==> trial 33: inputs <==
## mac_16bit
module mac_16bit(out_rounded,md,mr,clk,rst);
output reg [26:0] out_rounded;
input [15:0] md,mr;               
input clk,rst;
reg [15:0] MD,MR;
reg [39:0] acc;
wire [39:0] mult_out;
wire [17:0] PP0,PP1,PP2,PP3,PP4,PP5,PP6,PP7,PP8;
reg [31:0] PP0_reg,PP1_reg,PP2_reg,PP3_reg,PP4_reg,PP5_reg,PP6_reg,PP7_reg,PP8_reg;
wire [31:0] PP0_FULL,PP1_FULL,PP2_FULL,PP3_FULL,PP4_FULL,PP5_FULL,PP6_FULL,PP7_FULL,PP8_FULL;
wire [7:0] neg;
wire [31:0] sum0,carry0,sum1,carry1,sum2,carry2,sum3,carry3,sum4,carry4,sum5,carry5,sum6,carry6;
wire [39:0] new_acc;
reg [2:0] setup_count;
reg setup_completed;
reg [8:0] count;
generatePartialProducts PP(.PP0(PP0),.PP1(PP1),.PP2(PP2),.PP3(PP3),.PP4(PP4),.PP5(PP5),.PP6(PP6),.PP7(PP7),.PP8(PP8),.neg(neg),.MD(MD),.MR(MR));
genvar i;
assign PP0_FULL[16:0] = PP0;
for(i=31; i>16; i=i-1) begin
  assign PP0_FULL[i] = PP0_FULL[16];
end
assign PP1_FULL[18:2] = PP1;
for(i=31; i>18; i=i-1) begin
  assign PP1_FULL[i] = PP1_FULL[18];
end
assign PP1_FULL[1] = 1'b0;
assign PP1_FULL[0] = neg[0];
assign PP2_FULL[20:4] = PP2;
for(i=31; i>20; i=i-1) begin
  assign PP2_FULL[i] = PP2_FULL[20];
end
assign PP2_FULL[3] = 1'b0;
assign PP2_FULL[2] = neg[1];
for(i=0; i<2; i=i+1) begin
  assign PP2_FULL[i] = 1'b0;
end
assign PP3_FULL[22:6] = PP3;
for(i=31; i>22; i=i-1) begin
  assign PP3_FULL[i] = PP3_FULL[22];
end
assign PP3_FULL[5] = 1'b0;
assign PP3_FULL[4] = neg[2];
for(i=0; i<4; i=i+1) begin
  assign PP3_FULL[i] = 1'b0;
end
assign PP4_FULL[24:8] = PP4;
for(i=31; i>24; i=i-1) begin
  assign PP4_FULL[i] = PP4_FULL[24];
end
assign PP4_FULL[7] = 1'b0;
assign PP4_FULL[6] = neg[3];
for(i=0; i<6; i=i+1) begin
  assign PP4_FULL[i] = 1'b0;
end
assign PP5_FULL[26:10] = PP5;
for(i=31; i>26; i=i-1) begin
  assign PP5_FULL[i] = PP5_FULL[26];
end
assign PP5_FULL[9] = 1'b0;
assign PP5_FULL[8] = neg[4];
for(i=0; i<8; i=i+1) begin
  assign PP5_FULL[i] = 1'b0;
end
assign PP6_FULL[28:12] = PP6;
for(i=31; i>28; i=i-1) begin
  assign PP6_FULL[i] = PP6_FULL[28];
end
assign PP6_FULL[11] = 1'b0;
assign PP6_FULL[10] = neg[5];
for(i=0; i<10; i=i+1) begin
  assign PP6_FULL[i] = 1'b0;
end
  ...
==> flow/config.mk <==
export PLATFORM = sky130hd
export DESIGN_NAME = mac_16bit
export DESIGN_NICKNAME = mac_16bit
export VERILOG_FILES = /design/flow/design.v
export SDC_FILE = /design/flow/constraint.sdc
export NUM_CORES = 4
export LEC_CHECK = 0
export ABC_AREA = 0
export CAP_MARGIN = 15
export CORE_MARGIN = 2
export CORE_UTILIZATION = 47
export CTS_CLUSTER_SIZE = 95
export GPL_ROUTABILITY_DRIVEN = 0
export GPL_TIMING_DRIVEN = 1
export PLACE_DENSITY = 0.4
export SLEW_MARGIN = 10
==> flow/constraint.sdc <==
create_clock -name core_clock -period 11.6 [get_ports {clk}]
set_input_delay 2.3200 -clock core_clock [delete_from_list [all_inputs] [get_ports {clk}]]
set_output_delay 2.3200 -clock core_clock [all_outputs]
set_load 0.01 [all_outputs]
run.sh (not shown) runs the stock make flow with config.mk's settings and CLKGATE_MAP_FILE=.
==> inputs of trial 24, as changes to trial 33 <==
- CAP_MARGIN: 15 -> 25
- CELL_PAD_IN_SITES_DETAIL_PLACEMENT: default -> 2
- CORE_ASPECT_RATIO: default -> 1.19
- CORE_UTILIZATION: 47 -> 32
- CTS_CLUSTER_SIZE: 95 -> 12
- GPL_TIMING_DRIVEN: 1 -> 0
- HOLD_SLACK_MARGIN: default -> 0.09
- MIN_ROUTING_LAYER: default -> met2
- PLACE_DENSITY: 0.4 -> default
- SLEW_MARGIN: 10 -> 25
==> flow/constraint.sdc (replaced) <==
create_clock -name core_clock -period 8.42 [get_ports {clk}]
set_input_delay 1.6840 -clock core_clock [delete_from_list [all_inputs] [get_ports {clk}]]
set_output_delay 1.6840 -clock core_clock [all_outputs]
set_load 0.01 [all_outputs]
==> qor summary <==
item	trial 33	trial 24
Outcome	finished clean	did not finish
Last stage reached	-	global routing (5_1_grt)
Number of primary I/O pins	61	61
Number of cell instances after yosys synthesis	2,446	2,446
Number of buffers inserted to repair setup after CTS	0	2
Number of clock buffers inserted by TritonCTS	34	31
Largest area contributor in the netlist	sky130_fd_sc_hd__dfxtp_1	sky130_fd_sc_hd__dfxtp_1
Floorplan die area	0.0450 mm²	0.0657 mm²
Vert. Die Dim	212 µm	279 µm
Pre-CTS setup slack	4.09 ns	-0.0801 ns
Core utilization at floorplan	47.5%	32.4%
Count of cell types in the netlist	69	69
Hpwl dp	39.1 mm	80.9 mm
Number of levels in the clock H-tree	2	1
Die width	212 µm	235 µm
Row Count	76	100
Post-cts resize count	0	2
Count of input and output buffers	60	59
AND/OR/NAND/NOR Cells, Area Fraction	13.7%	13.7%
Adder-Cell Fraction of Synth Area	23.7%	23.7%
Part of the Yosys area used for sequential elements	25.2%	25.2%
Yosys synthesis warning count	1	1
Cell area after placement	0.0213 mm²	0.0220 mm²
Async SR Flop Fraction	0%	0%
Cell Count Post-Placement	2,921	3,321
Core region area	0.0429 mm²	0.0628 mm²

* * *

==> run G <==
mac_16bit again, from the RTL that the note above started with.
Settings: LEC_CHECK=0, ABC_AREA=1, CAP_MARGIN=20, CELL_PAD_IN_SITES_GLOBAL_PLACEMENT=1, CORE_ASPECT_RATIO=0.74, CORE_MARGIN=4, CORE_UTILIZATION=40, GPL_ROUTABILITY_DRIVEN=0, MIN_ROUTING_LAYER=met2, PLACE_DENSITY_LB_ADDON=0.01, SETUP_SLACK_MARGIN=1.82, SLEW_MARGIN=20, TNS_END_PERCENT=70; clock period 7.72 ns.
==> inputs of run K, as changes to run G <==
Settings changed: ABC_AREA 1 to default, CELL_PAD_IN_SITES_GLOBAL_PLACEMENT 1 to default, CORE_ASPECT_RATIO 0.74 to default, CORE_MARGIN 4 to 2, CORE_UTILIZATION 40 to 20, GPL_ROUTABILITY_DRIVEN 0 to default, MIN_ROUTING_LAYER met2 to default, PLACE_DENSITY_LB_ADDON 0.01 to default, SETUP_SLACK_MARGIN 1.82 to default, TNS_END_PERCENT 70 to default.
==> flow/constraint.sdc (replaced) <==
create_clock -name core_clock -period 9.82 [get_ports {clk}]
set_input_delay 1.9640 -clock core_clock [delete_from_list [all_inputs] [get_ports {clk}]]
set_output_delay 1.9640 -clock core_clock [all_outputs]
set_load 0.01 [all_outputs]
==> comparison table <==
quantity                                                       run K                     run G
Pre-Repair DR Iteration Count                                      5                        53
Pin count of the biggest net entering global routing             215                       193
Post-route insts no fill                                        3771                      3186
Multi-input gate area                                  0.01347 sq mm             0.01342 sq mm
Result of the run                                     finished clean  finished with violations
Layout check failures                                              -                       DRC
Post-layout minimum cycle time                              7.358 ns                  5.937 ns
Arrival @ worst endpoint                                     7.79 ns                   6.38 ns
Residual DRC                                                       0                         2
R2r startpoint                                           PP2_reg[13]               PP5_reg[13]
Post-synthesis average cell area                         8.327 sq um               7.980 sq um
Core utilization at floorplan                                 0.2008                    0.4044
